==> 06-09: inputs <==
// top
module top(
    input clk, rst,
    input [3:0] key_in,
    output [6:0] seg,
    output [7:0] sel,
    output reg [2:0] led, sel_led,
    output buz
);
Settings: LEC_CHECK=0, ABC_AREA=1, CAP_MARGIN=20, CORE_MARGIN=2, CORE_UTILIZATION=72, CTS_CLUSTER_DIAMETER=355, CTS_CLUSTER_SIZE=15, PLACE_DENSITY_LB_ADDON=0.01, SLEW_MARGIN=20; clock period 4.65 ns.
run.sh (not shown) runs the stock make flow with config.mk's settings and CLKGATE_MAP_FILE=.
==> 01-27 (differences from 06-09) <==
--- a/flow/config.mk
+++ b/flow/config.mk
@@ -10,6 +10,6 @@
 export CORE_MARGIN = 2
-export CORE_UTILIZATION = 72
-export CTS_CLUSTER_DIAMETER = 355
-export CTS_CLUSTER_SIZE = 15
-export PLACE_DENSITY_LB_ADDON = 0.01
+export CORE_UTILIZATION = 66
+export CTS_CLUSTER_SIZE = 98
+export SETUP_SLACK_MARGIN = 2.7
 export SLEW_MARGIN = 20
+export TNS_END_PERCENT = 20
==> flow/constraint.sdc (replaced) <==
create_clock -name core_clock -period 9.56 [get_ports {clk}]
set_input_delay 1.9120 -clock core_clock [delete_from_list [all_inputs] [get_ports {clk}]]
set_output_delay 1.9120 -clock core_clock [all_outputs]
set_load 0.01 [all_outputs]
==> qor summary <==
Proportion of cell area occupied by registers: 01-27 0.377; 06-09 0.344
Post-layout util: 01-27 0.740; 06-09 0.890
Area added between synthesis and finish: 01-27 10.7%; 06-09 21.2%
Setup violation total in the final timing report: 01-27 0; 06-09 7
Clock group power: 01-27 649 uW; 06-09 1380 uW
Power per unit of standard cell area: 01-27 132 nW/um^2; 06-09 251 nW/um^2
Comb area share: 01-27 0.452; 06-09 0.446
Met2 wirelength from detailed routing: 01-27 10300 um; 06-09 14100 um
Antenna violations before repair: 01-27 0; 06-09 2
GR Layer Usage met1: 01-27 0.398; 06-09 0.465
Combinational group share of total power: 01-27 0.041; 06-09 0.040
Post-cts resize count: 01-27 0; 06-09 92
Starting Density: 01-27 0.668; 06-09 0.734
Flop2flop setup slack: 01-27 5.84 ns; 06-09 1.21 ns
Status: 01-27 complete, no violations; 06-09 failed layout checks
Layout check failures: 01-27 -; 06-09 negative setup slack

---

==> v13: inputs <==
Starting RTL as in the previous note.
make LEC_CHECK=0 ABC_AREA=1 CAP_MARGIN=0 CELL_PAD_IN_SITES_GLOBAL_PLACEMENT=0 CORE_MARGIN=2 CORE_UTILIZATION=72 CTS_CLUSTER_SIZE=46 HOLD_SLACK_MARGIN=0.3 MAX_ROUTING_LAYER=met5 MIN_ROUTING_LAYER=met1 PLACE_DENSITY_LB_ADDON=0.07 SLEW_MARGIN=20 finish   # period 4.72 ns
==> v37: changes against v13 <==
- ABC_AREA: 1 -> not set
- CORE_MARGIN: 2 -> 5
- CORE_UTILIZATION: 72 -> 70
- CTS_CLUSTER_SIZE: 46 -> 39
- HOLD_SLACK_MARGIN: 0.3 -> 0.14
- PLACE_DENSITY_LB_ADDON: 0.07 -> not set
- SETUP_SLACK_MARGIN: not set -> -0.7
==> flow/constraint.sdc (replaced) <==
create_clock -name core_clock -period 9.7 [get_ports {clk}]
set_input_delay 1.9400 -clock core_clock [delete_from_list [all_inputs] [get_ports {clk}]]
set_output_delay 1.9400 -clock core_clock [all_outputs]
set_load 0.01 [all_outputs]
==> impl_metrics.csv <==
group,metric,value,unit
sta,setup_viol,7,
finish,ff_latch_area,0.00403,mm2
status,failed_checks,"negative setup slack",
sta,setup_ws,-0.961,ns
status,status,"finished with violations",
power_and_ir_drop,pg_seq,0.00142,W
power_and_ir_drop,power.total,0.00291,W
worst_setup_path,critPathMostFrequentCell,"nand2_2",
That was v13.
==> impl_metrics.csv <==
group,metric,value,unit
status,status,"complete, no violations",
finish,ff_latch_area,0.00402,mm2
synthesis,synth-edff-count,0,
global_route,gr-usage-met1,0.390,
power_and_ir_drop,power.total,0.00137,W
power_and_ir_drop,pg_seq,0.000689,W
sta,setup_ws,2.02,ns
sta,setup_viol,0,
That was v37.

---

==> run G <==
Starting RTL as in the previous note.
clock: 10.0 ns
lec_check: 0
cap_margin: 20
core_aspect_ratio: 0.5
core_margin: 2
core_utilization: 58
cts_cluster_diameter: 342
cts_cluster_size: 99
hold_slack_margin: -0.05
setup_slack_margin: -0.99
slew_margin: 20
tns_end_percent: 20
==> inputs of run D, as changes to run G <==
==> flow/config.mk (replaced) <==
export PLATFORM = sky130hd
export DESIGN_NAME = top
export DESIGN_NICKNAME = top
export VERILOG_FILES = /design/flow/design.v
export SDC_FILE = /design/flow/constraint.sdc
export NUM_CORES = 4
export LEC_CHECK = 0
export CAP_MARGIN = 20
export CORE_MARGIN = 2
export CORE_UTILIZATION = 66
export CTS_CLUSTER_SIZE = 98
export PLACE_DENSITY = 0.4
export SLEW_MARGIN = 20
export TNS_END_PERCENT = 15
==> flow/constraint.sdc (replaced) <==
create_clock -name core_clock -period 5.53 [get_ports {clk}]
set_input_delay 1.1060 -clock core_clock [delete_from_list [all_inputs] [get_ports {clk}]]
set_output_delay 1.1060 -clock core_clock [all_outputs]
set_load 0.01 [all_outputs]
==> GITHUB_STEP_SUMMARY <==
## Synthesis and layout report

| Metric | Value |
|---|---|
| Status | complete, but fails checks |
| Fail Reasons | setup timing |
| Final setup margin | -20.7 ps |
| FF+latch area | between 4000 and 5000 um^2 |
| Setup violations, final | 1 |
(the above is from run D)
==> GITHUB_STEP_SUMMARY <==
## Synthesis and layout report

| Metric | Value |
|---|---|
| Status | finished clean |
| WL met3 | roughly 1400 um |
| Largest net degree at the start of global routing | approximately 100 |
| Comb gates | around 900 |
| Ys Warns | 8 |
| Cell Chain, Critical Path | inv_1, ha_1, nor2b_1, inv_1, a31oi_1, mux2i_1, mux2i_1, ha_1, or3_1, a21oi_1, a211oi_1, o32ai_1, ha_1, a21o_1, a21oi_1, clkdlybuf4s50_1 |
| Final setup margin | 1990 ps |
| Setup violations, final | 0 |
(the above is from run G)

---

==> inputs of trial 24 <==
Starting RTL as in the previous note.
clock: 10.0 ns
lec_check: 0
cap_margin: 15
cell_pad_in_sites_detail_placement: 2
cell_pad_in_sites_global_placement: 3
core_margin: 2
core_utilization: 48
gpl_routability_driven: 1
place_density: 0.8
setup_slack_margin: 2.18
slew_margin: 35
tns_end_percent: 15
==> build 6 (differences from trial 24) <==
--- a/flow/config.mk
+++ b/flow/config.mk
@@ -7,3 +7,3 @@
 export LEC_CHECK = 0
-export CAP_MARGIN = 15
+export CAP_MARGIN = 30
 export CELL_PAD_IN_SITES_DETAIL_PLACEMENT = 2
@@ -11,7 +11,8 @@
 export CORE_MARGIN = 2
-export CORE_UTILIZATION = 48
-export GPL_ROUTABILITY_DRIVEN = 1
+export CORE_UTILIZATION = 17
+export GPL_ROUTABILITY_DRIVEN = 0
+export HOLD_SLACK_MARGIN = 0.14
 export PLACE_DENSITY = 0.8
 export SETUP_SLACK_MARGIN = 2.18
-export SLEW_MARGIN = 35
+export SLEW_MARGIN = 20
 export TNS_END_PERCENT = 15
==> results <==
The die area of build 6 is 2.8 times that of trial 24.
Build 6 produced a clean layout. Trial 24 ended with an error in 3_1_place_gp_skip_io, error GPL-0301.
In synthesized area, build 6 and trial 24 do not differ.
Synthesized cell count is the same in build 6 and trial 24.

---

==> run a <==
top again, from the RTL that the note above started with.
Settings: LEC_CHECK=0, ABC_AREA=1, CAP_MARGIN=20, CORE_ASPECT_RATIO=0.96, CORE_MARGIN=4, CORE_UTILIZATION=40, MIN_ROUTING_LAYER=met2, SLEW_MARGIN=20; clock period 10.4 ns.
==> run b: changes against run a <==
CORE_ASPECT_RATIO = not set   (was 0.96)
CORE_MARGIN = 2   (was 4)
CORE_UTILIZATION = 72   (was 40)
CTS_CLUSTER_DIAMETER = 355   (was not set)
MIN_ROUTING_LAYER = not set   (was met2)
PLACE_DENSITY_LB_ADDON = 0.02   (was not set)
SETUP_SLACK_MARGIN = 1.33   (was not set)
==> flow/constraint.sdc (replaced) <==
create_clock -name core_clock -period 4.65 [get_ports {clk}]
set_input_delay 0.9300 -clock core_clock [delete_from_list [all_inputs] [get_ports {clk}]]
set_output_delay 0.9300 -clock core_clock [all_outputs]
set_load 0.01 [all_outputs]
==> summary of the runs <==
Run a completed and failed the layout checks on DRC. Run b finished with setup timing left. Hold slack: run b is better than run a (17 ps). In sequential cell count, run b and run a do not differ. Against run a, the design area of run b is larger by 8.0%. Of run b and run a, run b has the higher combinational power (gap 130%, measured against run a). Of run a and run b, run b has the higher clock power (gap about 60%, measured against run b). Between run b and run a, the lower power is in run a (gap about 130%, measured against run a). Of run b and run a, run a has the higher die area (gap about 46%, measured against run a).

---

==> job 3655: inputs <==
Starting RTL as in the previous note.
clock: 4.81 ns
lec_check: 0
abc_area: 1
cap_margin: 20
core_margin: 2
core_utilization: 72
cts_cluster_diameter: 199
cts_cluster_size: 24
place_density_lb_addon: 0.14
slew_margin: 20
==> inputs of job 828, as changes to job 3655 <==
- ABC_AREA: 1 -> unset
- CORE_UTILIZATION: 72 -> 66
- CTS_CLUSTER_DIAMETER: 199 -> unset
- CTS_CLUSTER_SIZE: 24 -> 98
- PLACE_DENSITY_LB_ADDON: 0.14 -> unset
==> flow/constraint.sdc (replaced) <==
create_clock -name core_clock -period 9.56 [get_ports {clk}]
set_input_delay 1.9120 -clock core_clock [delete_from_list [all_inputs] [get_ports {clk}]]
set_output_delay 1.9120 -clock core_clock [all_outputs]
set_load 0.01 [all_outputs]
==> inputs of job 2877, as changes to job 3655 <==
- CORE_UTILIZATION: 72 -> 68
- CTS_CLUSTER_DIAMETER: 199 -> unset
- CTS_CLUSTER_SIZE: 24 -> 15
- PLACE_DENSITY_LB_ADDON: 0.14 -> unset
==> flow/constraint.sdc (replaced) <==
create_clock -name core_clock -period 4.52 [get_ports {clk}]
set_input_delay 0.9040 -clock core_clock [delete_from_list [all_inputs] [get_ports {clk}]]
set_output_delay 0.9040 -clock core_clock [all_outputs]
set_load 0.01 [all_outputs]
==> qor summary <==
item                                                                                       job 2877                  job 828                  job 3655
Setup TNS                                                                                  -5080 ps                     0 ps                  -1980 ps
Run status                                                                 finished with violations  complete, no violations  finished with violations
Violated checks                                                                negative setup slack                        -      negative setup slack
Util after Layout                                                                             85.4%                    73.8%                     87.0%
Tapcell count                                                                                   180                      184                       176
Post-synth top area share                                                                     38.2%                    37.5%                     38.2%
Total GRT Usage                                                                               34.8%                    29.1%                     35.7%
Worst setup margin                                                                          -821 ps                  2040 ps                   -379 ps
Critical path buffer and inverter count                                                           8                        3                         6
Clock network power                                                                         1.47 mW                   668 µW                   1.40 mW
Floorplan Nets                                                                                 1317                     1190                      1317
Xor-xnor portion of the synthesized cell area                                                 2.82%                    3.75%                     2.82%
Routed len/inst                                                                             18.6 µm                  16.4 µm                   17.5 µm
Worst hold slack after final layout                                                          457 ps                   433 ps                    463 ps
Violation count after the first detailed-route iteration                                       1342                      674                      1096
Most repeated library cell on the critical path                            sky130_fd_sc_hd__nand2_2    sky130_fd_sc_hd__ha_1  sky130_fd_sc_hd__nand2_2
Global-route met3 utilization                                                                 8.07%                    5.90%                     7.41%
Portion of the clock cycle consumed by the worst path in the final layout                      118%                    78.6%                      108%
Clock transition at the registers of the reported paths                                       60 ps                    70 ps                     70 ps
Post-CTS repair timing setup buffer count                                                        19                        0                        16
Sequential element share of the synthesized area                                              41.7%                    40.9%                     41.7%
Met2 Routed Length                                                                         13700 µm                 10100 µm                  13100 µm
Average cell area after synthesis                                                          7.61 µm²                 8.61 µm²                  7.61 µm²
Amount of wire on met3 after detailed routing                                               2900 µm                  1290 µm                   1930 µm
Part of the total power dissipated in the clock network                                       47.9%                    47.0%                     48.2%
Post-place instance area                                                                 0.0106 mm²               0.0101 mm²                0.0103 mm²
Metal-1 WL                                                                                 10900 µm                 10200 µm                  10300 µm
Area of combinational cells with multiple inputs                                        0.00524 mm²              0.00542 mm²               0.00512 mm²
Power figures rest on the tool's default switching activity, not on a simulated workload.
